## config.mk

```make
export PLATFORM = sky130hd
export DESIGN_NAME = RISC_16
export DESIGN_NICKNAME = RISC_16
export VERILOG_FILES = /design/flow/design.v
export SDC_FILE = /design/flow/constraint.sdc
export NUM_CORES = 4
export LEC_CHECK = 0
export CAP_MARGIN = 40
export CORE_MARGIN = 8
export CORE_UTILIZATION = 71
export CTS_CLUSTER_DIAMETER = 56
export GPL_TIMING_DRIVEN = 1
export MIN_ROUTING_LAYER = met2
export PLACE_DENSITY_LB_ADDON = 0.28
export SETUP_SLACK_MARGIN = 5.0
export SLEW_MARGIN = 20
```

## constraint.sdc

```tcl
create_clock -name core_clock -period 49.5 [get_ports {clk}]
set_input_delay 9.9000 -clock core_clock [delete_from_list [all_inputs] [get_ports {clk}]]
set_output_delay 9.9000 -clock core_clock [all_outputs]
set_load 0.01 [all_outputs]
```

## design.v

```verilog
module ALU(
	input 			[15:0]	a,
	input 			[15:0]	b,
	input 			[3:0] 	opcode,
	output	reg 	[15:0]	out
);
always @(a, b, opcode) begin
	case (opcode)
		4'b0000: out <= b;			 
		4'b0001: out <= a + b;
		4'b0010: out <= a * b;
		4'b0011: out <= (b == 16'd0) ? 16'hFFFF : a / b;	 
		4'b0100: out <= a > b;
		4'b0101: out <= a == b;
		4'b0110: out <= a >> b;
		4'b0111: out <= a << b;
		4'b1000: out <= a - b;
		4'b1001: out <= a >>> b;	 
		4'b1010: out <= ~a;
		4'b1011: out <= a < b;		
		4'b1100: out <= a & b;		 
		4'b1101: out <= a | b;		 
		4'b1110: out <= a ^ b;		 
		4'b1111: out <= 16'd0;		 
		default: out <= 16'd0;
	endcase
end
endmodule 
module Mux_2(
	input 	 		select,
	input [15:0] 	a,
	input [15:0] 	b,
	output [15:0] 	out
);
assign out = select? b : a;
endmodule 
module Sign_ext_8(
	input 	[7:0] 	a,
	output 	[15:0] 	out
);
assign out = {{8{a[7]}}, a};
endmodule 
module Reg(
	input 						enable,
	input 						clk,
	input 						rst,
	input 			[15:0] 	D,
	output 	reg	[15:0] 	Q
);
always @(posedge clk) begin
	if (rst) Q <= 16'd0;
	else case (enable)
		1'b1:		Q <= D;
		1'b0:		Q <= Q;
		default: Q <= Q;
	endcase
end
endmodule 
module Register_file(
	input							clk,
	input							rst,
	input 						read_enable,
	input							write_enable,
	input 			[3:0]		reg1,
	input				[3:0]		reg2,
	input				[15:0] 	in_data,
	output	reg	[15:0]	out_data1,
	output	reg	[15:0]	out_data2
);
	reg [15:0]	enable;
	wire [15:0] r_out [0:15];
	Reg r0 (.enable(enable[0]), .clk(clk), .rst(rst), .D(in_data), .Q(r_out[0]));
	Reg r1 (.enable(enable[1]), .clk(clk), .rst(rst), .D(in_data), .Q(r_out[1]));
	Reg r2 (.enable(enable[2]), .clk(clk), .rst(rst), .D(in_data), .Q(r_out[2]));
	Reg r3 (.enable(enable[3]), .clk(clk), .rst(rst), .D(in_data), .Q(r_out[3]));
	Reg r4 (.enable(enable[4]), .clk(clk), .rst(rst), .D(in_data), .Q(r_out[4]));
	Reg r5 (.enable(enable[5]), .clk(clk), .rst(rst), .D(in_data), .Q(r_out[5]));
	Reg r6 (.enable(enable[6]), .clk(clk), .rst(rst), .D(in_data), .Q(r_out[6]));
	Reg r7 (.enable(enable[7]), .clk(clk), .rst(rst), .D(in_data), .Q(r_out[7]));
	Reg r8 (.enable(enable[8]), .clk(clk), .rst(rst), .D(in_data), .Q(r_out[8]));
	Reg r9 (.enable(enable[9]), .clk(clk), .rst(rst), .D(in_data), .Q(r_out[9]));
	Reg r10 (.enable(enable[10]), .clk(clk), .rst(rst), .D(in_data), .Q(r_out[10]));
	Reg r11 (.enable(enable[11]), .clk(clk), .rst(rst), .D(in_data), .Q(r_out[11]));
	Reg r12 (.enable(enable[12]), .clk(clk), .rst(rst), .D(in_data), .Q(r_out[12]));
	Reg r13 (.enable(enable[13]), .clk(clk), .rst(rst), .D(in_data), .Q(r_out[13]));
	Reg r14 (.enable(enable[14]), .clk(clk), .rst(rst), .D(in_data), .Q(r_out[14]));
	Reg r15 (.enable(enable[15]), .clk(clk), .rst(rst), .D(in_data), .Q(r_out[15]));
always @(*) begin
	case (read_enable)
		1'b1:	begin
			out_data1 = r_out[reg1];
			out_data2 = r_out[reg2];
		end
		default: begin
			out_data1 = 16'd0;
			out_data2 = 16'd0;
		end
	endcase
	case (write_enable)
		1'b1: enable = 16'd1 << reg1;
		default: enable = 16'd0;
	endcase
end
endmodule
module PC_counter(
	input 						replace,		 
	input 						increment,	 
	input 						add,			 
	input 						clk,
	input 						rst,
	input 			[15:0] 	D,
	output 	reg	[15:0] 	Q
);
always @(posedge clk) begin
	if (rst) begin
		Q <= 16'd0;
	end else if (replace) begin
		Q <= D;
	end else if (increment) begin
		Q <= Q + 1'b1;
	end else if (add) begin
		Q <= Q + D;
	end
end
endmodule 
module tick_FSM(
	input					clk,
	input					rst,
	output reg	[4:0]	tick
);
always @(posedge clk) begin
	if (rst) tick <= 5'b10000;
	else case (tick)
		5'b10000: 	tick <= 5'b01000;		 
		5'b01000: 	tick <= 5'b00100;		 
		5'b00100: 	tick <= 5'b00010;		 
		5'b00010: 	tick <= 5'b00001;		 
		5'b00001: 	tick <= 5'b10000;		 
		default: 	tick <= 5'b10000;
	endcase
end
endmodule 
module Control_unit(
	input 						clk,
	input 						rst,
	input							enable,
	input 			[15:0] 	instruction,
	input				[4:0]		tick,
	input 			[15:0]	alu_out,
	output			[3:0]		Reg_a,
	output			[3:0] 	Reg_b,
	output 			[7:0] 	Sign_ext_in,
	output	reg				Reg_r_enable,
	output	reg				Reg_w_enable,
	output 	reg				ALU_mux,				 
	output	reg				Sign_mux,			 
	output 	reg				write_data_mux,
	output 	reg				disp_enable,
	output 	reg	[2:0] 	PC_enables,
	output	reg	[3:0] 	ALU_op
);
assign Reg_a = instruction[11:8];
assign Reg_b = instruction[7:4];
assign Sign_ext_in = instruction[7:0];
reg				Reg_r_enable_q, Reg_w_enable_q, ALU_mux_q, Sign_mux_q, write_data_mux_q, disp_enable_q;
reg		[2:0]	PC_enables_q;
reg		[3:0]	ALU_op_q;
always @(posedge clk) begin
	if (rst) begin
		Reg_r_enable_q <= 1'b0;
		Reg_w_enable_q <= 1'b0;
		ALU_mux_q <= 1'b0;
		Sign_mux_q <= 1'b0;
		write_data_mux_q <= 1'b0;
		disp_enable_q <= 1'b0;
		PC_enables_q <= 3'b0;
		ALU_op_q <= 4'b0;
	end else begin
		Reg_r_enable_q <= Reg_r_enable;
		Reg_w_enable_q <= Reg_w_enable;
		ALU_mux_q <= ALU_mux;
		Sign_mux_q <= Sign_mux;
		write_data_mux_q <= write_data_mux;
		disp_enable_q <= disp_enable;
		PC_enables_q <= PC_enables;
		ALU_op_q <= ALU_op;
	end
end
always @(*) begin
	Reg_r_enable = Reg_r_enable_q;
	Reg_w_enable = Reg_w_enable_q;
	ALU_mux = ALU_mux_q;
	Sign_mux = Sign_mux_q;
	write_data_mux = write_data_mux_q;
	disp_enable = disp_enable_q;
	PC_enables = PC_enables_q;
	ALU_op = ALU_op_q;
	case (enable)
		1'b1: begin
			case (tick)
				5'b10000: begin
					Reg_w_enable = 1'b0;
					disp_enable = 1'b0;
					case (instruction[15:12])
						4'b0000: begin
						end
						4'b1111: begin
						end
						default: begin
						end
					endcase
				end
				5'b01000: begin
					Sign_mux = 1'b1;
					case (instruction[15:12])
						4'b0000: begin
							Reg_r_enable = 1'b1;
						end
						4'b1111: begin
						end
						default: begin
							Reg_r_enable = 1'b1;
						end
					endcase
				end
				5'b00100: begin
					Reg_r_enable = 1'b0;
					case (instruction[15:12])
						4'b0000: begin
							ALU_mux = 1'b0;					 
							ALU_op = instruction[3:0];		 
						end
						4'b1111: begin
						end
						default: begin
							ALU_mux = 1'b1;		 
							case (instruction[15:12])
								4'b0001: ALU_op = 4'b0001;	 
								4'b0010: ALU_op = 4'b0000;	 
								4'b0011: ALU_op = 4'b1100;	 
								4'b0100: ALU_op = 4'b1101;	 
								4'b0101: ALU_op = 4'b1110;	 
								4'b0110: ALU_op = 4'b0111;	 
								4'b0111: ALU_op = 4'b0110;	 
								4'b1000: ALU_op = 4'b1001;	 
								4'b1001: ALU_op = 4'b1010;	 
								4'b1010: begin 					 
									Sign_mux = 1'b0;
									ALU_op = 4'b0101;
								end
								4'b1011: begin						 
									Sign_mux = 1'b0;
									ALU_op = 4'b0100;	
								end
								4'b1100: begin						 
									Sign_mux = 1'b0;
									ALU_op = 4'b1011;	
								end
								4'b1101: ;	 
								4'b1110: ;	 
								default: ALU_op = 4'b0000;
							endcase
						end
					endcase
				end
				5'b00010: begin
					case (instruction[15:12])
						4'b0000: begin
						end
						4'b1111: begin
						end
						default: begin
						end
					endcase
				end
				5'b00001: begin
					case (instruction[15:12])
						4'b0000: begin
							write_data_mux = 1'b0;
							Reg_w_enable = 1'b1;
							PC_enables = 3'b010;
						end
						4'b1111: begin
						end
						default: begin
							case (instruction[15:12])
								4'b1001: disp_enable = 1'b1;	 
								4'b1010: begin 					 
									PC_enables = alu_out[0]? 3'b100 : 3'b010;
								end
								4'b1011: begin						 
									PC_enables = alu_out[0]? 3'b100 : 3'b010;
								end
								4'b1100: begin						 
									PC_enables = alu_out[0]? 3'b100 : 3'b010;
								end
								4'b1101: ;	 
								4'b1110: ;	 
								default: begin
									write_data_mux = 1'b0;
									Reg_w_enable = 1'b1;
									PC_enables = 3'b010;
								end
							endcase
						end
					endcase
				end
				default: begin	 
				end
			endcase
		end
		default: begin
			Reg_r_enable = 1'b0;
			Reg_w_enable = 1'b0;
			ALU_op = 4'b0;
		end
	endcase
end
endmodule 
module RISC_16(
	output	[15:0]		t_alu_in1, 
	output	[15:0]		t_alu_in2,
	output	[15:0]		t_alu_out,
	input 				clk,
	input 				rst,			 
	input 				enable,
	input 	[15:0] 	instruction,
	output 	[4:0] 	tick_out,
	output 	[15:0] 	display
);
assign 	t_alu_in1 = alu_in1; 
assign	t_alu_in2 = alu_in2;
assign 	t_alu_out = alu_out;
wire 	[15:0] 	alu_out;
wire 	[3:0]		reg_a, reg_b;
wire 	[3:0] 	alu_op;
wire	[2:0]		pc_enables;
wire 				reg_r_enable, reg_w_enable, alu_mux, w_data_mux, sign_mux, disp_enable; 
wire 	[15:0] 	alu_in1, alu_in2, reg_in1, reg_in2, reg_out2, reg_data_in, sign_out, sign_mux_out, pc_out;
wire 	[7:0] 	sign_in;
wire	[4:0]		tick;
assign tick_out = tick;
Control_unit C0 (
	.clk(clk),
	.rst(rst),
	.enable(enable),
	.instruction(instruction),
	.tick(tick),
	.alu_out(alu_out),
	.Reg_a(reg_a),
	.Reg_b(reg_b),
	.Sign_ext_in(sign_in),
	.Reg_r_enable(reg_r_enable),
	.Reg_w_enable(reg_w_enable),
	.ALU_mux(alu_mux),
	.Sign_mux(sign_mux),
	.write_data_mux(w_data_mux),
	.disp_enable(disp_enable),
	.PC_enables(pc_enables),
	.ALU_op(alu_op)
);
Register_file R0 (
	.clk(clk),
	.rst(rst),
	.read_enable(reg_r_enable),
	.write_enable(reg_w_enable),
	.reg1(reg_a),
	.reg2(reg_b),
	.in_data(reg_data_in),
	.out_data1(alu_in1),
	.out_data2(reg_out2)
);
PC_counter PC(
	.replace(pc_enables[0]),
	.increment(pc_enables[1]),
	.add(pc_enables[2]),
	.clk(clk),
	.rst(rst),
	.D(sign_out),
	.Q(pc_out)
);
ALU Alu (
	.a(alu_in1),
	.b(alu_in2),
	.opcode(alu_op),
	.out(alu_out)
);
tick_FSM Tick (
	.clk(clk),
	.rst(rst),
	.tick(tick)
);
Mux_2 ALU_mux (
	.select(alu_mux),
	.a(reg_out2),
	.b(sign_mux_out),
	.out(alu_in2)
);
Mux_2 Write_data_mux (
	.select(w_data_mux),
	.a(alu_out),
	.b(alu_out),		 
	.out(reg_data_in)
);
Mux_2 Sign_ext_mux(
	.select(sign_mux),
	.a(16'd0),
	.b(sign_out),		
	.out(sign_mux_out)
);
Sign_ext_8 sign_x (
	.a(sign_in),
	.out(sign_out)
);
Reg disp_register(
	.enable(disp_enable),
	.clk(clk),
	.rst(rst),
	.D(~alu_out),
	.Q(display)			 
);
endmodule 
```

## run.sh

```bash
#!/bin/bash
# the make line also repeats each setting of config.mk as NAME=value (left out here)
make -C /OpenROAD-flow-scripts/flow DESIGN_CONFIG=/design/flow/config.mk WORK_HOME=/design/flow/orfs CLKGATE_MAP_FILE= finish
```

==> deck_impl_summary.md, run 1 <==
Flow Results at a Glance

Synth
  • Commonest flop: dfxtp_1
  • # Cells Yosys: 3917
  • Post-synth seq share: roughly a fifth
  • Area leader share: roughly 19%
  • Synth cell count leaders: nand2_1 (533), nor2_1 (312), dfxtp_1 (286), a21oi_1 (280), o21ai_0 (245)
  • Yosys synthesis chip area: 29800 um^2
  • Synth cell types: 112
  • Mux frac, synth: between 5 and 6%
  • Synth area leader: dfxtp_1
  • Synth Area in Adders: 15.5%
  • Post-Syn Instances: roughly 3900
  • Mapped cell area: 29800 um^2
  • Count leader, synth: nand2_1
  • Simple share: about a quarter
  • Synthesis Warnings: 6
  • Xor and xnor area share after synthesis: between 3 and 4%
  • Compound-Gate Fraction of Synth Area: 26.4%
  • Synth logic family: AND-OR/OR-AND gates
  • Post-synth regs: 286
  • Post-Syn Area per Cell: ~7.6 um^2
  • Top cells by area: dfxtp_1 (19%), ha_1 (10%), nand2_1 (6.7%), fa_1 (5.5%), a21oi_1 (4.7%)
  • Async set-or-reset flop fraction in the synthesized netlist: 0%
  • Syn Nets: 4255
  • Number of enable flip-flop cells: 0

Run status
  • Status: aborted with a tool error
  • Stopping stage: global routing
  • Run Error: [ERROR GRT-0116] Global routing finished with congestion. Check the congestion regions in the DRC Viewer.

Placement
  • Placer congestion estimate: about 1.7
  • Buffers on Ports: 87
  • Post-DP HPWL: 95100 um
  • Dpl cell area: 32500 um^2
  • Worst slack at placement: -1170 ps

Die
  • Die span in x: 221 um
  • Chip Area: 48700 um^2
  • Site Rows: approximately 75
  • Die span in y: roughly 220 um
  • Fp_density: 71.4%
  • # IOs: 88
  • Core Region: 41700 um^2

Clock network
  • Clock Tree Buf Depth: 3
  • TritonCTS buffer count: 29
  • Hold_buf cts: 0
  • CTS Sinks: 286
  • Root buffer cell: clkbuf_16
  • # H-tree levels: 1

Global routing
  • GRT overflow: 2920
  • Overall routing resource usage: 104%
-- per-stage QoR --
step / instances
after CTS: 4754
after detailed placement: 4527
after global placement: 4516
after floorplan: 3917
-- routing by layer --
| metal | track usage [%] | GRT overflow |
|---|---|---|
| met1 | - | - |
| met2 | 101 | 949 |
| met3 | 112 | 1277 |
| met4 | 97.3 | 516 |
| met5 | 107 | 178 |
-- timing repair --
action	in CTS
buffers inserted	168
resized	218
setup endpoints to repair	3
endpoints found under the hold margin	0
pin swaps	156
cloned	9
==> run 2: changes to the inputs <==
- CAP_MARGIN: 40 -> 0
- CELL_PAD_IN_SITES_DETAIL_PLACEMENT: not set -> 0
- CORE_ASPECT_RATIO: not set -> 1.6
- CORE_MARGIN: 8 -> 2
- CORE_UTILIZATION: 71 -> 61
- CTS_CLUSTER_DIAMETER: 56 -> not set
- GPL_TIMING_DRIVEN: 1 -> 0
- MIN_ROUTING_LAYER: met2 -> not set
- PLACE_DENSITY_LB_ADDON: 0.28 -> not set
- SLEW_MARGIN: 20 -> 15
- clock period: 49.5 -> 70.0 ns (I/O delays scaled with it)
==> run 2 against run 1 <==
Net effect: the run again fails in global routing; area after synthesis is the same; synthesized cell count is the same; die area increased by 3.9%.
==> deck_impl_summary.md, run 2 <==
Flow Results at a Glance

Clock network
  • # H-tree levels: 1 (unchanged)
  • TritonCTS buffer count: 24 (was 29)
  • Root buffer cell: clkbuf_16 (unchanged)
  • CTS Sinks: 286 (unchanged)
  • Clock Tree Buf Depth: 3 (unchanged)

Synth
  • Simple share: 23.4% (unchanged)
  • Mux frac, synth: 5.59% (unchanged)
  • Post-Syn Instances: 3917 (unchanged)
  • Compound-Gate Fraction of Synth Area: 26.4% (unchanged)
  • Area leader share: 19.2% (unchanged)
  • Xor and xnor area share after synthesis: 3.10% (unchanged)
  • Count leader, synth: nand2_1 (unchanged)
  • Mapped cell area: 29800 um^2 (unchanged)
  • Yosys synthesis chip area: 29800 um^2 (unchanged)
  • Synth cell count leaders: nand2_1 (533), nor2_1 (312), dfxtp_1 (286), a21oi_1 (280), o21ai_0 (245) (unchanged)
  • Post-synth regs: 286 (unchanged)
  • Number of enable flip-flop cells: 0 (unchanged)
  • Syn Nets: 4255 (unchanged)
  • Top cells by area: dfxtp_1 (19%), ha_1 (10%), nand2_1 (6.7%), fa_1 (5.5%), a21oi_1 (4.7%) (unchanged)
  • # Cells Yosys: 3917 (unchanged)
  • Commonest flop: dfxtp_1 (unchanged)
  • Synth cell types: 112 (unchanged)
  • Post-Syn Area per Cell: 7.60 um^2 (unchanged)
  • Synth logic family: AND-OR/OR-AND gates (unchanged)
  • Synth Area in Adders: 15.5% (unchanged)
  • Post-synth seq share: 19.2% (unchanged)
  • Synthesis Warnings: 6 (unchanged)
  • Synth area leader: dfxtp_1 (unchanged)
  • Async set-or-reset flop fraction in the synthesized netlist: 0% (unchanged)

Global routing
  • Overall routing resource usage: about four fifths
  • GRT overflow: approximately 830

Placement
  • Buffers on Ports: 86 (was 87)
  • Post-DP HPWL: 129000 um (was 95100 um)
  • Placer congestion estimate: 1.36 (was 1.68)
  • Dpl cell area: 31700 um^2 (was 32500 um^2)
  • Placed Cells: 4639 (was 4527)

Die
  • Chip Area: 50600 um^2 (was 48700 um^2)
  • Core Region: 48200 um^2 (was 41700 um^2)
  • Die span in x: 179 um (was 221 um)
  • Site Rows: 102 (was 75)
  • Fp_density: 61.7% (was 71.4%)
  • # IOs: 88 (unchanged)
  • Die span in y: 283 um (was 221 um)

Run status
  • Status: aborted with a tool error (unchanged)
  • Run Error: [ERROR GRT-0116] Global routing finished with congestion. Check the congestion regions in the DRC Viewer. (unchanged)
  • Stopping stage: global routing (unchanged)
-- run 2: what timing repair did --
action                                  in CTS
buffers inserted                            10
endpoints found under the hold margin        0
hold buffers                                 0
endpoints found under the setup margin       2
pin swaps                                    6
gates resized                               68
-- run 2: metal layers --
metal / GRT usage [%] / GRT overflow
met5: 27.8 / 3
met3: 65.4 / 18
met1: 80.1 / 5
met2: 96.5 / 473
met4: 80.2 / 328
-- run 2: metrics by stage --
step                util, %  worst slack [ps]  hold WS, ps
CTS                    68.0              5010          470
detailed placement     65.6              -592          456
global placement       65.1              -787          450
floorplan                 -              9750          437
==> run 3: changes to the inputs <==
- CAP_MARGIN: 0 -> 20
- CELL_PAD_IN_SITES_DETAIL_PLACEMENT: 0 -> not set
- CORE_ASPECT_RATIO: 1.6 -> not set
- CORE_UTILIZATION: 61 -> 32
- CTS_CLUSTER_DIAMETER: not set -> 288
- GPL_TIMING_DRIVEN: 0 -> not set
- PLACE_DENSITY_LB_ADDON: not set -> 0.01
- SLEW_MARGIN: 15 -> 20
- TNS_END_PERCENT: not set -> 95
- clock period: 70.0 -> 68.7 ns (I/O delays scaled with it)
==> run 3 against run 2 <==
Net effect: now clean on timing, DRC and antenna; area after synthesis is the same; synthesized cell count is the same; die area grew 89%.
==> deck_impl_summary.md, run 3 <==
Synthesis and Place & Route Summary

Min path
  • Hold Path Origin: R0.r15.Q[7]
  • Worst Hold End: R0.r15.Q[7]
  • Hold WC Path Type: flop to flop
  • Hold Path Depth: 2

Route
  • Met3 Routed Length: 15700 um
  • Post-Route WL: 181000 um
  • Vias post-DR: 32700
  • Metal2 WL: roughly 80000 um
  • Max layer used: met5
  • DR iter-0 viols: between 3000 and 4000
  • Remaining antenna violation count after routing: 0
  • DRC errors left: 0
  • Routed wire length per instance: between 30 and 40 um
  • Vias/cell: between 6 and 7
  • 1st-pass router iterations: 8
  • M1 wire length: 72800 um

Synth
  • Commonest flop: dfxtp_1 (unchanged)
  • Synth area leader: dfxtp_1 (unchanged)
  • Synth logic family: AND-OR/OR-AND gates (unchanged)
  • Simple share: 23.4% (unchanged)
  • Post-synth seq share: 19.2% (unchanged)
  • Post-synth regs: 286 (unchanged)
  • Post-Syn Area per Cell: 7.60 um^2 (unchanged)
  • Number of enable flip-flop cells: 0 (unchanged)
  • Synth cell count leaders: nand2_1 (533), nor2_1 (312), dfxtp_1 (286), a21oi_1 (280), o21ai_0 (245) (unchanged)
  • # Cells Yosys: 3917 (unchanged)
  • Top cells by area: dfxtp_1 (19%), ha_1 (10%), nand2_1 (6.7%), fa_1 (5.5%), a21oi_1 (4.7%) (unchanged)
  • Area leader share: 19.2% (unchanged)
  • Post-Syn Instances: 3917 (unchanged)
  • Yosys synthesis chip area: 29800 um^2 (unchanged)
  • Count leader, synth: nand2_1 (unchanged)
  • Mux frac, synth: 5.59% (unchanged)
  • Synth Area in Adders: 15.5% (unchanged)
  • Syn Nets: 4255 (unchanged)
  • Synth cell types: 112 (unchanged)
  • Compound-Gate Fraction of Synth Area: 26.4% (unchanged)
  • Mapped cell area: 29800 um^2 (unchanged)
  • Xor and xnor area share after synthesis: 3.10% (unchanged)
  • Async set-or-reset flop fraction in the synthesized netlist: 0% (unchanged)
  • Synthesis Warnings: 6 (unchanged)

Critical path
  • Reg-to-Reg End: R0.r3.Q[0]
  • CP delay by family, top: AND-OR/OR-AND gates
  • Most Frequent Cell on Critical Path: o21a_1
  • End of the critical path: t_alu_out[0]
  • Critical path class: primary input to output pin
  • Startpoint Class: primary input
  • R2r setup slk: 34850 ps
  • Crit path DAT: 48040 ps
  • Critical path required time: 54960 ps
  • WP buf/inv: 14
  • Slowest stage delay, CP: 1000 ps
  • Worst Reg-to-Reg Cells: 160
  • CP startpoint: instruction[5]
  • Worst path slowest cell: a222oi_1
  • RR Startpoint: Tick.tick[1]
  • Crit path depth: ~160
  • Worst Path Max Fanout: 34
  • Crit end category: output pin

Global routing
  • Largest net degree at the start of global routing: between 100 and 150
  • Overall routing resource usage: 36.6%
  • Vias in the first global route: 31100
  • First-pass GRT wire length: ~250000 um
  • Initial antenna violation count: 8
  • GRT overflow: 0

Die
  • Die span in x: 309 um (was 179 um)
  • # IOs: 88 (unchanged)
  • Die span in y: 309 um (was 283 um)
  • Site Rows: 111 (was 102)
  • Chip Area: 95500 um^2 (was 50600 um^2)
  • Fp_density: 32.4% (was 61.7%)
  • Core Region: 91900 um^2 (was 48200 um^2)

Finish
  • Nets: 4305
  • Design Area, Final: 34100 um^2
  • Finished Core Util: a little under two fifths
  • Fillcell total: 9798
  • Layout Area Growth over Synthesis: 14.5%

Placement
  • Worst slack at placement: 2580 ps (was -592 ps)
  • Placer congestion estimate: 1.00 (was 1.36)
  • Dpl cell area: 32300 um^2 (was 31700 um^2)
  • Post-DP HPWL: 134000 um (was 129000 um)
  • Buffers on Ports: 87 (was 86)

STA
  • PnR worst setup slack: roughly 7000 ps
  • Tmin final: 61780 ps
  • RSZ-0062 raised after global routing: false
  • Setup TNS: 0 ps
  • Clock Skews: 43.8 ps
  • Final setup vio count: 0
  • Fin. max-slew vios: 0
  • Final Cycle Share: 89.9%
  • Rel. slew slack: 16.5%
  • Max Clk Rate: 16.2 MHz
  • Slew @ Worst Pin: 1250 ps
  • Final Hold Vio Count: 0

Clock network
  • # H-tree levels: 2 (was 1)
  • Worst skew pair latency: ~600 ps
  • Clock Tree Buf Depth: 3 (unchanged)
  • Clk pin slew, worst setup/hold paths: 60 ps
  • Root buffer cell: clkbuf_16 (unchanged)
  • TritonCTS buffer count: 35 (was 24)
  • CTS Sinks: 286 (unchanged)
  • CTS tree: yes

Flow run
  • Maxcap violations: 0
  • Tool warning count: 66

Run status
  • Status: timing/DRC/antenna clean (was aborted with a tool error)
run 3: routing by layer:
| metal | track usage (%) | vias to the layer above |
|---|---|---|
| met5 | 0 | - |
| met4 | 23.0 | 4 |
| li1 | - | 14300 |
| met1 | 46.2 | 16000 |
| met3 | 7.17 | 529 |
| met2 | 57.1 | 1868 |
run 3: metrics by stage:
step | cells | hold slack, ps
global route | 5233 | 492
global placement | 5142 | 461
finish | 5235 | 472
detailed placement | 5142 | 465
floorplan | 3917 | 437
CTS | 5211 | 473
run 3: what timing repair did:
action / CTS / global route
endpoints found under the setup margin: 2 / 2
hold buffers: 0 / 0
cloned: 1 / 4
setup buffers: 8 / 17
resized: 16 / 59
pin swaps: 5 / 8
endpoints found under the hold margin: 0 / 0
run 3: final cells by class:
type                       count  area, um^2  share of cell area [%]
sequential                   286        5730                    16.8
multi-input combinational   3159       22500                    66.0
inverter                     220         830                    2.43
antenna                        2        5.00                  0.0147
clock buffer                  48         975                    2.86
tap                         1243        1560                    4.56
timing repair buffer         265        2330                    6.83
clock inverter                12         185                   0.543
==> run 4: changes to the inputs <==
- ABC_AREA: not set -> 1
- CORE_UTILIZATION: 32 -> 62
- CTS_CLUSTER_DIAMETER: 288 -> 229
- CTS_CLUSTER_SIZE: not set -> 98
- PLACE_DENSITY_LB_ADDON: 0.01 -> not set
- SETUP_SLACK_MARGIN: 5.0 -> not set
- TNS_END_PERCENT: 95 -> 10
- clock period: 68.7 -> 44.5 ns (I/O delays scaled with it)
==> run 4 against run 3 <==
Net effect: the flow now stops in global routing; area after synthesis shrank 6.8%; synthesized cell count grew 7.2%; die area is 51% lower.
==> deck_impl_summary.md, run 4 <==
Flow Results at a Glance

Synth
  • Count leader, synth: nand2_1 (unchanged)
  • Post-synth regs: 286 (unchanged)
  • Yosys synthesis chip area: 27700 um^2 (was 29800 um^2)
  • Synth area leader: dfxtp_1 (unchanged)
  • Syn Nets: 4536 (was 4255)
  • Post-Syn Instances: 4198 (was 3917)
  • Area leader share: 20.6% (was 19.2%)
  • Simple share: 27.3% (was 23.4%)
  • Number of enable flip-flop cells: 0 (unchanged)
  • Post-Syn Area per Cell: 6.61 um^2 (was 7.60 um^2)
  • Synth logic family: simple AND/OR/NAND/NOR gates (was AND-OR/OR-AND gates)
  • Synthesis Warnings: 6 (unchanged)
  • Synth cell types: 68 (was 112)
  • Mapped cell area: 27700 um^2 (was 29800 um^2)
  • Synth Area in Adders: 16.6% (was 15.5%)
  • Compound-Gate Fraction of Synth Area: 22.6% (was 26.4%)
  • Xor and xnor area share after synthesis: 3.25% (was 3.10%)
  • Mux frac, synth: 0.0361% (was 5.59%)
  • Post-synth seq share: 20.6% (was 19.2%)
  • # Cells Yosys: 4198 (was 3917)
  • Commonest flop: dfxtp_1 (unchanged)
  • Top cells by area: dfxtp_1 (21%), nand2_1 (14%), ha_1 (11%), o21ai_0 (7.1%), a21oi_1 (6.5%) (was dfxtp_1 (19%), ha_1 (10%), nand2_1 (6.7%), fa_1 (5.5%), a21oi_1 (4.7%))
  • Synth cell count leaders: nand2_1 (1027), inv_1 (424), o21ai_0 (391), a21oi_1 (361), nor2_1 (302) (was nand2_1 (533), nor2_1 (312), dfxtp_1 (286), a21oi_1 (280), o21ai_0 (245))
  • Async set-or-reset flop fraction in the synthesized netlist: 0% (unchanged)

Die
  • Fp_density: 62.7% (was 32.4%)
  • Site Rows: 77 (was 111)
  • Die span in x: 215 um (was 309 um)
  • Die span in y: 215 um (was 309 um)
  • Core Region: 44200 um^2 (was 91900 um^2)
  • Chip Area: 46400 um^2 (was 95500 um^2)
  • # IOs: 88 (unchanged)

Run status
  • Run Error: [ERROR GRT-0232] Routing congestion too high. Check the congestion heatmap in the GUI.
  • Status: aborted with a tool error (was timing/DRC/antenna clean)
  • Stopping stage: global routing

Placement
  • Worst slack at placement: -2890 ps (was 2580 ps)
  • Buffers on Ports: 87 (unchanged)
  • Post-DP HPWL: 82400 um (was 134000 um)
  • Placer congestion estimate: 1.11 (was 1.00)

Clock network
  • Clock Tree Buf Depth: 3 (unchanged)
  • Hold_buf cts: 0 (unchanged)
  • Root buffer cell: clkbuf_16 (unchanged)
  • TritonCTS buffer count: 6 (was 35)
  • CTS Sinks: 286 (unchanged)
  • # H-tree levels: 1 (was 2)

Global routing
  • Overall routing resource usage: 69.6%
  • GRT overflow: 74
-- run 4: per-layer routing --
layer / overflow / global-route usage, %
met5: 0 / 26.0
met2: 43 / 88.4
met4: 23 / 61.6
met1: 3 / 71.7
met3: 5 / 52.2
-- run 4: through the flow --
stage / setup TNS (ps) / area (um^2) / instances
2_1_floorplan: -1440 / 28000 / 4198
4_1_cts: -3250 / 34200 / 5363
3_5_place_dp: -4980 / 32900 / 5236
3_3_place_gp: -2550 / 32900 / 5236
-- run 4: what timing repair did --
item / 4_1_cts
gates resized: 62
setup endpoints to repair: 2
setup buffers: 119
pin swaps: 87
==> run 5: changes to the inputs <==
- CORE_UTILIZATION: 62 -> 58
- CTS_CLUSTER_DIAMETER: 229 -> 331
- CTS_CLUSTER_SIZE: 98 -> not set
- TNS_END_PERCENT: 10 -> not set
- clock period: 44.5 -> 37.9 ns (I/O delays scaled with it)
==> run 5 against run 4 <==
Net effect: the layout now fails its checks (setup timing); area after synthesis stayed put; synthesized cell count stayed put; die area is 6.8% higher.
==> deck_impl_summary.md, run 5 <==
Synthesis and Place & Route Summary

STA
  • Max Clk Rate: 22.0 MHz
  • Rel. slew slack: 23.6%
  • Clock Skews: roughly 13 ps
  • Slew @ Worst Pin: approximately 1100 ps
  • Tmin final: 45500 ps
  • Fin. max-slew vios: 0
  • PnR worst setup slack: -7600 ps
  • RSZ-0062 raised after global routing: true
  • Final Hold Vio Count: 0
  • Final Cycle Share: 120%
  • Final setup vio count: 4

Synth
  • Area leader share: 20.6% (unchanged)
  • Synthesis Warnings: 6 (unchanged)
  • Syn Nets: 4536 (unchanged)
  • Yosys synthesis chip area: 27700 um^2 (unchanged)
  • Compound-Gate Fraction of Synth Area: 22.6% (unchanged)
  • Xor and xnor area share after synthesis: 3.25% (unchanged)
  • Synth cell types: 68 (unchanged)
  • Synth area leader: dfxtp_1 (unchanged)
  • Simple share: 27.3% (unchanged)
  • Post-Syn Area per Cell: 6.61 um^2 (unchanged)
  • Synth logic family: simple AND/OR/NAND/NOR gates (unchanged)
  • Post-Syn Instances: 4198 (unchanged)
  • Synth Area in Adders: 16.6% (unchanged)
  • Mapped cell area: 27700 um^2 (unchanged)
  • Top cells by area: dfxtp_1 (21%), nand2_1 (14%), ha_1 (11%), o21ai_0 (7.1%), a21oi_1 (6.5%) (unchanged)
  • Synth cell count leaders: nand2_1 (1027), inv_1 (424), o21ai_0 (391), a21oi_1 (361), nor2_1 (302) (unchanged)
  • Async set-or-reset flop fraction in the synthesized netlist: 0% (unchanged)
  • Mux frac, synth: 0.0361% (unchanged)
  • Number of enable flip-flop cells: 0 (unchanged)
  • # Cells Yosys: 4198 (unchanged)
  • Count leader, synth: nand2_1 (unchanged)
  • Commonest flop: dfxtp_1 (unchanged)
  • Post-synth regs: 286 (unchanged)
  • Post-synth seq share: 20.6% (unchanged)

Global routing
  • Overall routing resource usage: 47.3%
  • Vias in the first global route: 31700
  • First-pass GRT wire length: 182000 um
  • GRT overflow: 0
  • Largest net degree at the start of global routing: 154
  • Initial antenna violation count: 6

Route
  • DR iter-0 viols: around 5000
  • Vias post-DR: roughly 34000
  • Remaining antenna violation count after routing: 0
  • Post-Route WL: 130000 um
  • Vias/cell: between 6 and 7
  • DRC errors left: 0
  • Routed wire length per instance: 23.9 um
  • 1st-pass router iterations: 9

Placement
  • Post-DP HPWL: 84400 um (was 82400 um)
  • Buffers on Ports: 87 (unchanged)
  • Placer congestion estimate: 1.07 (was 1.11)
  • Placed Cells: 5265 (was 5236)

Die
  • Fp_density: 58.4% (was 62.7%)
  • # IOs: 88 (unchanged)
  • Core Region: 47400 um^2 (was 44200 um^2)
  • Die span in y: 223 um (was 215 um)
  • Site Rows: 80 (was 77)
  • Die span in x: 223 um (was 215 um)
  • Chip Area: 49600 um^2 (was 46400 um^2)

Critical path
  • WP buf/inv: 34
  • RR Startpoint: Tick.tick[1]
  • R2r setup slk: 6870 ps
  • Critical path required time: 30320 ps
  • Slowest stage delay, CP: 480 ps
  • Worst Path Max Fanout: 10
  • End of the critical path: t_alu_out[0]
  • Reg-to-Reg End: R0.r13.Q[0]
  • Crit end category: output pin
  • CP delay by family, top: AND-OR/OR-AND gates
  • Crit path DAT: 37920 ps
  • Worst path slowest cell: ha_1
  • Startpoint Class: primary input
  • CP startpoint: instruction[4]
  • Critical path class: primary input to output pin
  • Most Frequent Cell on Critical Path: nand2_2
  • Crit path depth: roughly 250
  • Worst Reg-to-Reg Cells: around 240

Finish
  • Nets: around 5200
  • Finished Core Util: 76.4%
  • Layout Cells excl Fill: 5450
  • Layout Area Growth over Synthesis: 30.7%

Clock network
  • CTS tree: yes
  • TritonCTS buffer count: 25 (was 6)
  • CTS Sinks: 286 (unchanged)
  • Clk pin slew, worst setup/hold paths: 60 ps
  • Clock Tree Buf Depth: 3 (unchanged)
  • Root buffer cell: clkbuf_16 (unchanged)
  • Worst skew pair latency: 550 ps
  • # H-tree levels: 1 (unchanged)

Min path
  • Hold Path Depth: 2
  • Worst Hold End: disp_register.Q[4]
  • Hold WC Path Type: flop to flop
  • Hold Path Origin: disp_register.Q[4]

Flow run
  • Maxcap violations: 0
  • Tool warning count: ~74

Run status
  • Status: failed layout checks (was aborted with a tool error)
  • SO Faults: setup timing
-- run 5: final cells by class --
cell class | instances | area [um^2]
tap | 615 | 769
sequential | 286 | 5730
clock inverter | 7 | 87.6
fill | 3527 | 11200
inverter | 467 | 1790
antenna | 2 | 5.00
timing repair buffer | 783 | 6360
multi-input combinational | 3253 | 20800
clock buffer | 37 | 741
-- run 5: per-stage QoR --
step	setup WS [ps]	area, um^2	TNS, ps	hold WS (ps)
3_3_place_gp	-5680	33100	-12640	480
5_1_grt	-8960	36200	-46470	524
6_report	-7600	36200	-19310	501
2_1_floorplan	-5090	28000	-10190	501
3_5_place_dp	-6730	33100	-16380	486
4_1_cts	-5510	34700	-11980	506
-- run 5: timing repair --
action                     in CTS  in global routing
hold buffers                    0                  0
gates resized                  97                283
pin swaps                      72                211
cloned                          0                  2
buffers inserted               69                 68
setup endpoints to repair       4                 39
-- run 5: metal layers --
metal / track usage [%] / routed length, um / vias to the layer above
met4: 36.4 / 14000 / 6
met1: 55.4 / 44900 / 15500
met5: 0 / 64 / -
met2: 73.7 / 53900 / 2657
met3: 13.0 / 17300 / 1055
li1: - / - / 15200
==> run 6: changes to the inputs <==
- CAP_MARGIN: 20 -> 30
- CORE_ASPECT_RATIO: not set -> 0.85
- CORE_UTILIZATION: 58 -> 72
- CTS_CLUSTER_DIAMETER: 331 -> 304
- CTS_CLUSTER_SIZE: not set -> 61
- HOLD_SLACK_MARGIN: not set -> 0.29
- MAX_ROUTING_LAYER: not set -> met4
- MIN_ROUTING_LAYER: not set -> met1
- SETUP_SLACK_MARGIN: not set -> -2.0
- clock period: 37.9 -> 45.2 ns (I/O delays scaled with it)
==> run 6 against run 5 <==
Net effect: the flow now stops in global routing; area after synthesis unchanged; synthesized cell count unchanged; die area down 19%.
==> deck_impl_summary.md, run 6 <==
Flow Results at a Glance

Run status
  • Status: aborted with a tool error (was failed layout checks)
  • Stopping stage: global routing
  • Run Error: [ERROR GRT-0232] Routing congestion too high. Check the congestion heatmap in the GUI.

Placement
  • Dpl cell area: 32600 um^2 (was 33100 um^2)
  • Placer congestion estimate: 1.15 (was 1.07)
  • Placed Cells: 5138 (was 5265)
  • Post-DP HPWL: 85900 um (was 84400 um)
  • Worst slack at placement: -3700 ps (was -6730 ps)
  • Buffers on Ports: 87 (unchanged)

Clock network
  • Clock Tree Buf Depth: 3 (unchanged)
  • CTS Sinks: 286 (unchanged)
  • Root buffer cell: clkbuf_16 (unchanged)
  • # H-tree levels: 1 (unchanged)
  • TritonCTS buffer count: 8 (was 25)

Synth
  • # Cells Yosys: 4198 (unchanged)
  • Post-Syn Area per Cell: 6.61 um^2 (unchanged)
  • Synth Area in Adders: 16.6% (unchanged)
  • Xor and xnor area share after synthesis: 3.25% (unchanged)
  • Synth cell count leaders: nand2_1 (1027), inv_1 (424), o21ai_0 (391), a21oi_1 (361), nor2_1 (302) (unchanged)
  • Synthesis Warnings: 6 (unchanged)
  • Mapped cell area: 27700 um^2 (unchanged)
  • Compound-Gate Fraction of Synth Area: 22.6% (unchanged)
  • Post-synth regs: 286 (unchanged)
  • Yosys synthesis chip area: 27700 um^2 (unchanged)
  • Synth area leader: dfxtp_1 (unchanged)
  • Mux frac, synth: 0.0361% (unchanged)
  • Synth logic family: simple AND/OR/NAND/NOR gates (unchanged)
  • Area leader share: 20.6% (unchanged)
  • Top cells by area: dfxtp_1 (21%), nand2_1 (14%), ha_1 (11%), o21ai_0 (7.1%), a21oi_1 (6.5%) (unchanged)
  • Count leader, synth: nand2_1 (unchanged)
  • Number of enable flip-flop cells: 0 (unchanged)
  • Simple share: 27.3% (unchanged)
  • Syn Nets: 4536 (unchanged)
  • Async set-or-reset flop fraction in the synthesized netlist: 0% (unchanged)
  • Post-synth seq share: 20.6% (unchanged)
  • Post-Syn Instances: 4198 (unchanged)
  • Commonest flop: dfxtp_1 (unchanged)
  • Synth cell types: 68 (unchanged)

Die
  • # IOs: 88 (unchanged)
  • Die span in x: 217 um (was 223 um)
  • Chip Area: 40100 um^2 (was 49600 um^2)
  • Site Rows: 66 (was 80)
  • Fp_density: 72.7% (was 58.4%)
  • Core Region: 38200 um^2 (was 47400 um^2)
  • Die span in y: 185 um (was 223 um)

Global routing
  • GRT overflow: 903
  • Overall routing resource usage: between 90 and 100%
[run 6: per-layer routing]
metal,track usage [%],GRT overflow
met5,-,-
met4,90.4,217
met3,80.7,136
met2,102,406
met1,90.0,144
[run 6: metrics by stage]
step	utilization [%]
floorplan	-
detailed placement	85.6
global placement	85.5
CTS	87.3
[run 6: timing repair]
action                                  CTS
endpoints found under the setup margin    2
setup buffers                            39
gates resized                            67
pin swaps                                50
hold buffers                              0
endpoints found under the hold margin     0
cloned                                    1
==> run 7: changes to the inputs <==
- CAP_MARGIN: 30 -> 20
- CORE_ASPECT_RATIO: 0.85 -> not set
- CORE_UTILIZATION: 72 -> 66
- CTS_CLUSTER_DIAMETER: 304 -> 287
- CTS_CLUSTER_SIZE: 61 -> 99
- HOLD_SLACK_MARGIN: 0.29 -> not set
- MAX_ROUTING_LAYER: met4 -> not set
- MIN_ROUTING_LAYER: met1 -> not set
- PLACE_DENSITY: not set -> 0.43
- SETUP_SLACK_MARGIN: -2.0 -> not set
- clock period: 45.2 -> 37.9 ns (I/O delays scaled with it)
==> run 7 against run 6 <==
Net effect: the flow again stops in global routing; die area grew 8.9%; area after synthesis unchanged; synthesized cell count unchanged.
==> deck_impl_summary.md, run 7 <==
Flow Results at a Glance

Synth
  • Commonest flop: dfxtp_1 (unchanged)
  • Number of enable flip-flop cells: 0 (unchanged)
  • Post-Syn Area per Cell: 6.61 um^2 (unchanged)
  • Post-synth regs: 286 (unchanged)
  • Synth cell types: 68 (unchanged)
  • Syn Nets: 4536 (unchanged)
  • Mux frac, synth: 0.0361% (unchanged)
  • Area leader share: 20.6% (unchanged)
  • Synth Area in Adders: 16.6% (unchanged)
  • Synthesis Warnings: 6 (unchanged)
  • Mapped cell area: 27700 um^2 (unchanged)
  • Xor and xnor area share after synthesis: 3.25% (unchanged)
  • Synth area leader: dfxtp_1 (unchanged)
  • Synth cell count leaders: nand2_1 (1027), inv_1 (424), o21ai_0 (391), a21oi_1 (361), nor2_1 (302) (unchanged)
  • Simple share: 27.3% (unchanged)
  • Async set-or-reset flop fraction in the synthesized netlist: 0% (unchanged)
  • Post-synth seq share: 20.6% (unchanged)
  • Synth logic family: simple AND/OR/NAND/NOR gates (unchanged)
  • Top cells by area: dfxtp_1 (21%), nand2_1 (14%), ha_1 (11%), o21ai_0 (7.1%), a21oi_1 (6.5%) (unchanged)
  • Post-Syn Instances: 4198 (unchanged)
  • # Cells Yosys: 4198 (unchanged)
  • Yosys synthesis chip area: 27700 um^2 (unchanged)
  • Count leader, synth: nand2_1 (unchanged)
  • Compound-Gate Fraction of Synth Area: 22.6% (unchanged)

Placement
  • Dpl cell area: 32900 um^2 (was 32600 um^2)
  • Placer congestion estimate: 1.10 (was 1.15)
  • Buffers on Ports: 87 (unchanged)
  • Placed Cells: 5182 (was 5138)
  • Worst slack at placement: -6920 ps (was -3700 ps)
  • Post-DP HPWL: 84900 um (was 85900 um)

Global routing
  • GRT overflow: roughly 110
  • Overall routing resource usage: 69.1%

Run status
  • Status: aborted with a tool error (unchanged)
  • Stopping stage: global routing (unchanged)
  • Run Error: [ERROR GRT-0116] Global routing finished with congestion. Check the congestion regions in the DRC Viewer. (was [ERROR GRT-0232] Routing congestion too high. Check the congestion heatmap in the GUI.)

Die
  • Die span in x: 209 um (was 217 um)
  • Fp_density: 66.6% (was 72.7%)
  • Chip Area: 43700 um^2 (was 40100 um^2)
  • # IOs: 88 (unchanged)
  • Site Rows: 75 (was 66)
  • Die span in y: 209 um (was 185 um)
  • Core Region: 41700 um^2 (was 38200 um^2)

Clock network
  • CTS Sinks: 286 (unchanged)
  • Clock Tree Buf Depth: 3 (unchanged)
  • TritonCTS buffer count: 6 (was 8)
  • Root buffer cell: clkbuf_16 (unchanged)
  • Hold_buf cts: 0 (unchanged)
  • # H-tree levels: 1 (unchanged)
==> run 7: what timing repair did <==
action | in CTS
pin swaps | 86
setup endpoints to repair | 4
setup buffers | 145
cloned | 1
resized | 113
==> run 7: layer usage <==
layer / track usage, % / overflow
met3: 46.5 / 5
met4: 63.3 / 45
met5: 22.5 / 0
met2: 90.2 / 61
met1: 72.1 / 2
==> run 8: changes to the inputs <==
- ABC_AREA: 1 -> not set
- CORE_UTILIZATION: 66 -> 57
- CTS_CLUSTER_DIAMETER: 287 -> not set
- CTS_CLUSTER_SIZE: 99 -> not set
- PLACE_DENSITY: 0.43 -> not set
- clock period: 37.9 -> 59.7 ns (I/O delays scaled with it)
==> run 8 against run 7 <==
Net effect: now clean on timing, DRC and antenna; area after synthesis increased by 7.3%; synthesized cell count fell by 6.7%; die area grew 24%.
==> deck_impl_summary.md, run 8 <==
Synthesis and Place & Route Summary

STA
  • Rel. slew slack: 11.8%
  • Final Cycle Share: 97.7%
  • Final Hold Vio Count: 0
  • Final setup vio count: 0
  • Max Clk Rate: 17.1 MHz
  • Setup TNS: 0 ps
  • Clock Skews: 21.5 ps
  • Fin. max-slew vios: 0
  • Slew @ Worst Pin: 1320 ps
  • Tmin final: between 50000 and 60000 ps

Run status
  • Status: timing/DRC/antenna clean (was aborted with a tool error)

Clock network
  • CTS tree: yes
  • Worst skew pair latency: 640 ps
  • CTS Sinks: 286 (unchanged)
  • Root buffer cell: clkbuf_16 (unchanged)
  • TritonCTS buffer count: 31 (was 6)
  • # H-tree levels: 1 (unchanged)
  • Clock Tree Buf Depth: 3 (unchanged)
  • Clk pin slew, worst setup/hold paths: around 60 ps
  • Hold_buf cts: 0 (unchanged)

Critical path
  • Startpoint Class: primary input
  • Most Frequent Cell on Critical Path: o21a_1
  • Critical path required time: 47760 ps
  • CP startpoint: instruction[6]
  • Slowest stage delay, CP: ~750 ps
  • Crit end category: output pin
  • Critical path class: primary input to output pin
  • Worst Path Max Fanout: 26
  • CP delay by family, top: AND-OR/OR-AND gates
  • R2r setup slk: roughly 25000 ps
  • RR Startpoint: Tick.tick[1]
  • Crit path DAT: 46380 ps
  • Crit path depth: between 150 and 200
  • End of the critical path: t_alu_out[0]
  • Worst path slowest cell: o31ai_1
  • WP buf/inv: 14
  • Worst Reg-to-Reg Cells: 156
  • Reg-to-Reg End: R0.r10.Q[0]

Route
  • DR iter-0 viols: 6900
  • Remaining antenna violation count after routing: 0
  • DRC errors left: 0
  • Post-Route WL: 161000 um
  • Vias post-DR: 35700
  • Routed wire length per instance: between 30 and 40 um
  • 1st-pass router iterations: 14
  • Vias/cell: 7.64

Synth
  • Synth cell types: 112 (was 68)
  • Mapped cell area: 29800 um^2 (was 27700 um^2)
  • Post-Syn Instances: 3917 (was 4198)
  • Synthesis Warnings: 6 (unchanged)
  • Post-synth seq share: 19.2% (was 20.6%)
  • Async set-or-reset flop fraction in the synthesized netlist: 0% (unchanged)
  • Area leader share: 19.2% (was 20.6%)
  • # Cells Yosys: 3917 (was 4198)
  • Synth cell count leaders: nand2_1 (533), nor2_1 (312), dfxtp_1 (286), a21oi_1 (280), o21ai_0 (245) (was nand2_1 (1027), inv_1 (424), o21ai_0 (391), a21oi_1 (361), nor2_1 (302))
  • Synth area leader: dfxtp_1 (unchanged)
  • Post-synth regs: 286 (unchanged)
  • Yosys synthesis chip area: 29800 um^2 (was 27700 um^2)
  • Syn Nets: 4255 (was 4536)
  • Commonest flop: dfxtp_1 (unchanged)
  • Post-Syn Area per Cell: 7.60 um^2 (was 6.61 um^2)
  • Count leader, synth: nand2_1 (unchanged)
  • Synth logic family: AND-OR/OR-AND gates (was simple AND/OR/NAND/NOR gates)
  • Xor and xnor area share after synthesis: 3.10% (was 3.25%)
  • Mux frac, synth: 5.59% (was 0.0361%)
  • Number of enable flip-flop cells: 0 (unchanged)
  • Simple share: 23.4% (was 27.3%)
  • Compound-Gate Fraction of Synth Area: 26.4% (was 22.6%)
  • Synth Area in Adders: 15.5% (was 16.6%)
  • Top cells by area: dfxtp_1 (19%), ha_1 (10%), nand2_1 (6.7%), fa_1 (5.5%), a21oi_1 (4.7%) (was dfxtp_1 (21%), nand2_1 (14%), ha_1 (11%), o21ai_0 (7.1%), a21oi_1 (6.5%))

Finish
  • Nets: 4284
  • Multi-input gate area: around 22000 um^2
  • FF+latch area: between 5000 and 6000 um^2
  • Fillcell total: 4416
  • Layout Area Growth over Synthesis: 11.2%
  • Design Area, Final: between 30000 and 40000 um^2
  • Finished Core Util: 64.2%

Die
  • Die span in x: 233 um (was 209 um)
  • # IOs: 88 (unchanged)
  • Core Region: 51500 um^2 (was 41700 um^2)
  • Chip Area: 54100 um^2 (was 43700 um^2)
  • Die span in y: 233 um (was 209 um)
  • Site Rows: 83 (was 75)
  • Fp_density: 57.8% (was 66.6%)

Flow run
  • Maxcap violations: 0
  • Tool warning count: approximately 70

Global routing
  • GRT overflow: 0
  • Vias in the first global route: 33300
  • Largest net degree at the start of global routing: roughly 110
  • First-pass GRT wire length: roughly 230000 um
  • Overall routing resource usage: 58.0%
  • Initial antenna violation count: 18

Placement
  • Dpl cell area: 31400 um^2 (was 32900 um^2)
  • Post-DP HPWL: 113000 um (was 84900 um)
  • Placer congestion estimate: 1.17 (was 1.10)
  • Buffers on Ports: 87 (unchanged)

Min path
  • Hold Path Depth: 2
  • Hold WC Path Type: flop to flop
  • Worst Hold End: R0.r9.Q[2]
  • Hold Path Origin: R0.r9.Q[2]
## run 8: routing by layer
layer	up-vias	global-route usage, %	routed length [um]
li1	14300	-	-
met1	16600	68.5	55700
met2	3587	77.1	60500
met3	1172	31.7	27800
met4	18	44.0	16300
met5	-	5.51	377
## run 8: layout make-up
class | count | share of cell area, %
timing repair buffer | 249 | 6.57
clock buffer | 41 | 2.70
tap | 680 | 2.57
antenna | 19 | 0.144
sequential | 286 | 17.3
multi-input combinational | 3158 | 67.7
inverter | 220 | 2.52
clock inverter | 15 | 0.503
## run 8: stage by stage
stage | hold slack (ps) | std cells | worst slack (ps)
floorplan | 437 | 3917 | 3570
global placement | 457 | 4568 | 858
detailed placement | 459 | 4568 | -711
CTS | 468 | 4627 | 52.0
global route | 486 | 4651 | -224
finish | 474 | 4668 | 1380
## run 8: repair_timing
action | in CTS | in global routing
hold endpoints to repair | 0 | 0
setup endpoints to repair | 1 | 2
pin swaps | 1 | 8
gates cloned | 1 | 1
gates resized | 5 | 73
setup buffers | 2 | 20
==> run 9: changes to the inputs <==
- ABC_AREA: not set -> 1
- CORE_UTILIZATION: 57 -> 60
- CTS_CLUSTER_DIAMETER: not set -> 331
- HOLD_SLACK_MARGIN: not set -> -0.1
- MAX_ROUTING_LAYER: not set -> met4
- clock period: 59.7 -> 37.9 ns (I/O delays scaled with it)
==> run 9 against run 8 <==
Net effect: the run now fails in global routing; synthesized cell count grew 7.2%; die area fell by 11%; area after synthesis down 6.8%.
==> deck_impl_summary.md, run 9 <==
Flow Results at a Glance

Synth
  • Async set-or-reset flop fraction in the synthesized netlist: 0% (unchanged)
  • # Cells Yosys: 4198 (was 3917)
  • Area leader share: 20.6% (was 19.2%)
  • Post-Syn Area per Cell: 6.61 um^2 (was 7.60 um^2)
  • Synth Area in Adders: 16.6% (was 15.5%)
  • Post-Syn Instances: 4198 (was 3917)
  • Number of enable flip-flop cells: 0 (unchanged)
  • Synth logic family: simple AND/OR/NAND/NOR gates (was AND-OR/OR-AND gates)
  • Mux frac, synth: 0.0361% (was 5.59%)
  • Xor and xnor area share after synthesis: 3.25% (was 3.10%)
  • Synth area leader: dfxtp_1 (unchanged)
  • Top cells by area: dfxtp_1 (21%), nand2_1 (14%), ha_1 (11%), o21ai_0 (7.1%), a21oi_1 (6.5%) (was dfxtp_1 (19%), ha_1 (10%), nand2_1 (6.7%), fa_1 (5.5%), a21oi_1 (4.7%))
  • Simple share: 27.3% (was 23.4%)
  • Synth cell count leaders: nand2_1 (1027), inv_1 (424), o21ai_0 (391), a21oi_1 (361), nor2_1 (302) (was nand2_1 (533), nor2_1 (312), dfxtp_1 (286), a21oi_1 (280), o21ai_0 (245))
  • Post-synth seq share: 20.6% (was 19.2%)
  • Syn Nets: 4536 (was 4255)
  • Synthesis Warnings: 6 (unchanged)
  • Compound-Gate Fraction of Synth Area: 22.6% (was 26.4%)
  • Commonest flop: dfxtp_1 (unchanged)
  • Synth cell types: 68 (was 112)
  • Mapped cell area: 27700 um^2 (was 29800 um^2)
  • Yosys synthesis chip area: 27700 um^2 (was 29800 um^2)
  • Post-synth regs: 286 (unchanged)
  • Count leader, synth: nand2_1 (unchanged)

Clock network
  • TritonCTS buffer count: 25 (was 31)
  • CTS Sinks: 286 (unchanged)
  • # H-tree levels: 1 (unchanged)
  • Clock Tree Buf Depth: 3 (unchanged)
  • Hold_buf cts: 0 (unchanged)
  • Root buffer cell: clkbuf_16 (unchanged)

Run status
  • Status: aborted with a tool error (was timing/DRC/antenna clean)
  • Stopping stage: global routing

Placement
  • Worst slack at placement: -7170 ps (was -711 ps)
  • Placer congestion estimate: 1.15 (was 1.17)
  • Post-DP HPWL: 85700 um (was 113000 um)
  • Buffers on Ports: 87 (unchanged)

Die
  • Die span in x: 219 um (was 233 um)
  • Die span in y: 219 um (was 233 um)
  • Chip Area: 48000 um^2 (was 54100 um^2)
  • Site Rows: 78 (was 83)
  • # IOs: 88 (unchanged)
  • Fp_density: 61.0% (was 57.8%)
  • Core Region: 45500 um^2 (was 51500 um^2)
## run 9: metrics by stage
step	instance area (um^2)	hold WS [ps]	cells
4_1_cts	34800	502	5391
3_5_place_dp	33100	481	5259
3_3_place_gp	33100	481	5259
2_1_floorplan	28000	501	4198
## run 9: timing repair
action,in CTS
buffers inserted,84
setup endpoints to repair,4
gates cloned,4
pin swaps,82
resized,74
==> run 10: changes to the inputs <==
- ABC_AREA: 1 -> 0
- CAP_MARGIN: 20 -> 30
- CELL_PAD_IN_SITES_DETAIL_PLACEMENT: not set -> 1
- CELL_PAD_IN_SITES_GLOBAL_PLACEMENT: not set -> 2
- CORE_ASPECT_RATIO: not set -> 1.34
- CORE_MARGIN: 2 -> 7
- CORE_UTILIZATION: 60 -> 44
- CTS_CLUSTER_DIAMETER: 331 -> not set
- GPL_ROUTABILITY_DRIVEN: not set -> 0
- HOLD_SLACK_MARGIN: -0.1 -> not set
- MAX_ROUTING_LAYER: met4 -> not set
- MIN_ROUTING_LAYER: not set -> met1
- PLACE_DENSITY: not set -> 0.75
- SETUP_SLACK_MARGIN: not set -> -2.0
- SLEW_MARGIN: 20 -> 5
- TNS_END_PERCENT: not set -> 75
- clock period: 37.9 -> 86.9 ns (I/O delays scaled with it)
==> run 10 against run 9 <==
Net effect: the run now finishes clean; area after synthesis increased by 7.3%; die area increased by 57%; synthesized cell count decreased by 6.7%.
==> deck_impl_summary.md, run 10 <==
Synthesis and Place & Route Summary

Critical path
  • End of the critical path: t_alu_out[0]
  • Worst Reg-to-Reg Cells: around 160
  • CP startpoint: instruction[6]
  • Critical path class: primary input to output pin
  • Slowest stage delay, CP: about 940 ps
  • Worst Path Max Fanout: 59
  • Critical path required time: 69520 ps
  • RR Startpoint: Tick.tick[1]
  • Worst path slowest cell: nor4b_4
  • CP delay by family, top: AND-OR/OR-AND gates
  • Startpoint Class: primary input
  • Crit end category: output pin
  • Reg-to-Reg End: R0.r13.Q[0]
  • Crit path DAT: ~57000 ps
  • Most Frequent Cell on Critical Path: o21a_1
  • Crit path depth: 157
  • R2r setup slk: 48370 ps
  • WP buf/inv: 11

Route
  • DR iter-0 viols: 3195
  • Vias/cell: ~7
  • Vias post-DR: 33400
  • 1st-pass router iterations: 8
  • Remaining antenna violation count after routing: 0
  • Post-Route WL: 161000 um
  • DRC errors left: 0
  • Routed wire length per instance: 33.3 um

Die
  • Fp_density: 44.4% (was 61.0%)
  • Chip Area: 75200 um^2 (was 48000 um^2)
  • Core Region: 67000 um^2 (was 45500 um^2)
  • Site Rows: 110 (was 78)
  • Die span in x: 239 um (was 219 um)
  • # IOs: 88 (unchanged)
  • Die span in y: 315 um (was 219 um)

Placement
  • Dpl cell area: 31700 um^2 (was 33100 um^2)
  • Post-DP HPWL: 118000 um (was 85700 um)
  • Buffers on Ports: 87 (unchanged)

Synth
  • Yosys synthesis chip area: 29800 um^2 (was 27700 um^2)
  • Mapped cell area: 29800 um^2 (was 27700 um^2)
  • Synth area leader: dfxtp_1 (unchanged)
  • Synth cell types: 112 (was 68)
  • Synthesis Warnings: 6 (unchanged)
  • Mux frac, synth: 5.59% (was 0.0361%)
  • Count leader, synth: nand2_1 (unchanged)
  • Commonest flop: dfxtp_1 (unchanged)
  • Synth cell count leaders: nand2_1 (533), nor2_1 (312), dfxtp_1 (286), a21oi_1 (280), o21ai_0 (245) (was nand2_1 (1027), inv_1 (424), o21ai_0 (391), a21oi_1 (361), nor2_1 (302))
  • Synth logic family: AND-OR/OR-AND gates (was simple AND/OR/NAND/NOR gates)
  • Post-synth regs: 286 (unchanged)
  • Syn Nets: 4255 (was 4536)
  • Synth Area in Adders: 15.5% (was 16.6%)
  • Post-Syn Area per Cell: 7.60 um^2 (was 6.61 um^2)
  • Top cells by area: dfxtp_1 (19%), ha_1 (10%), nand2_1 (6.7%), fa_1 (5.5%), a21oi_1 (4.7%) (was dfxtp_1 (21%), nand2_1 (14%), ha_1 (11%), o21ai_0 (7.1%), a21oi_1 (6.5%))
  • # Cells Yosys: 3917 (was 4198)
  • Xor and xnor area share after synthesis: 3.10% (was 3.25%)
  • Post-Syn Instances: 3917 (was 4198)
  • Area leader share: 19.2% (was 20.6%)
  • Number of enable flip-flop cells: 0 (unchanged)
  • Simple share: 23.4% (was 27.3%)
  • Compound-Gate Fraction of Synth Area: 26.4% (was 22.6%)
  • Async set-or-reset flop fraction in the synthesized netlist: 0% (unchanged)
  • Post-synth seq share: 19.2% (was 20.6%)

Clock network
  • Clk pin slew, worst setup/hold paths: 80 ps
  • # H-tree levels: 1 (unchanged)
  • CTS Sinks: 286 (unchanged)
  • Worst skew pair latency: 590 ps
  • Post-CTS sizing: 0 (was 74)
  • Hold_buf cts: 0 (unchanged)
  • Post-CTS setup buffers: 0 (was 84)
  • TritonCTS buffer count: 27 (was 25)
  • CTS tree: yes
  • Root buffer cell: clkbuf_16 (unchanged)
  • Clock Tree Buf Depth: 3 (unchanged)

Flow run
  • Maxcap violations: 0
  • Tool warning count: 68

STA
  • Max Clk Rate: ~13 MHz
  • RSZ-0062 raised after global routing: false
  • Final Cycle Share: 85.8%
  • Rel. slew slack: ~22%
  • Clock Skews: 17.7 ps
  • Setup TNS: 0 ps
  • Tmin final: 74550 ps
  • Slew @ Worst Pin: 1160 ps
  • Final Hold Vio Count: 0
  • Fin. max-slew vios: 0
  • Final setup vio count: 0

Global routing
  • Largest net degree at the start of global routing: 142
  • Vias in the first global route: 34700
  • Overall routing resource usage: 41.3%
  • Initial antenna violation count: 8
  • GRT overflow: 0
  • First-pass GRT wire length: around 230000 um

Min path
  • Hold WC Path Type: flop to flop
  • Hold Path Origin: R0.r8.Q[6]
  • Hold Path Depth: 2
  • Worst Hold End: R0.r8.Q[6]

Run status
  • Status: timing/DRC/antenna clean (was aborted with a tool error)

Finish
  • Design Area, Final: 32700 um^2
  • Layout Area Growth over Synthesis: 10.0%
  • Nets: 4261
==> run 10: final cells by class <==
| cell class | count | area, um^2 |
|---|---|---|
| fill | 8353 | 34300 |
| antenna | 6 | 15.0 |
| multi-input combinational | 3157 | 22100 |
| inverter | 220 | 826 |
| sequential | 286 | 5730 |
| clock buffer | 36 | 759 |
| timing repair buffer | 231 | 1960 |
| clock inverter | 13 | 210 |
| tap | 896 | 1120 |
==> run 10: metal layers <==
layer,GRT usage [%],share of wire [%],vias up
met4,37.4,11,8
met2,67.7,45,1969
met5,0,0.032,-
li1,-,-,14100
met1,44.2,35,16500
met3,9.11,8.4,819
==> run 10: stage by stage <==
stage                     worst slack, ps  hold slack, ps  util (%)  std cells
after floorplan                     19890             437         -       3917
after global placement              14940             456      47.2       4778
after detailed placement            13080             462      47.3       4785
after CTS                           12870             472      48.7       4834
after global routing                 9940             496      48.8       4841
final                               12350             475      48.8       4845
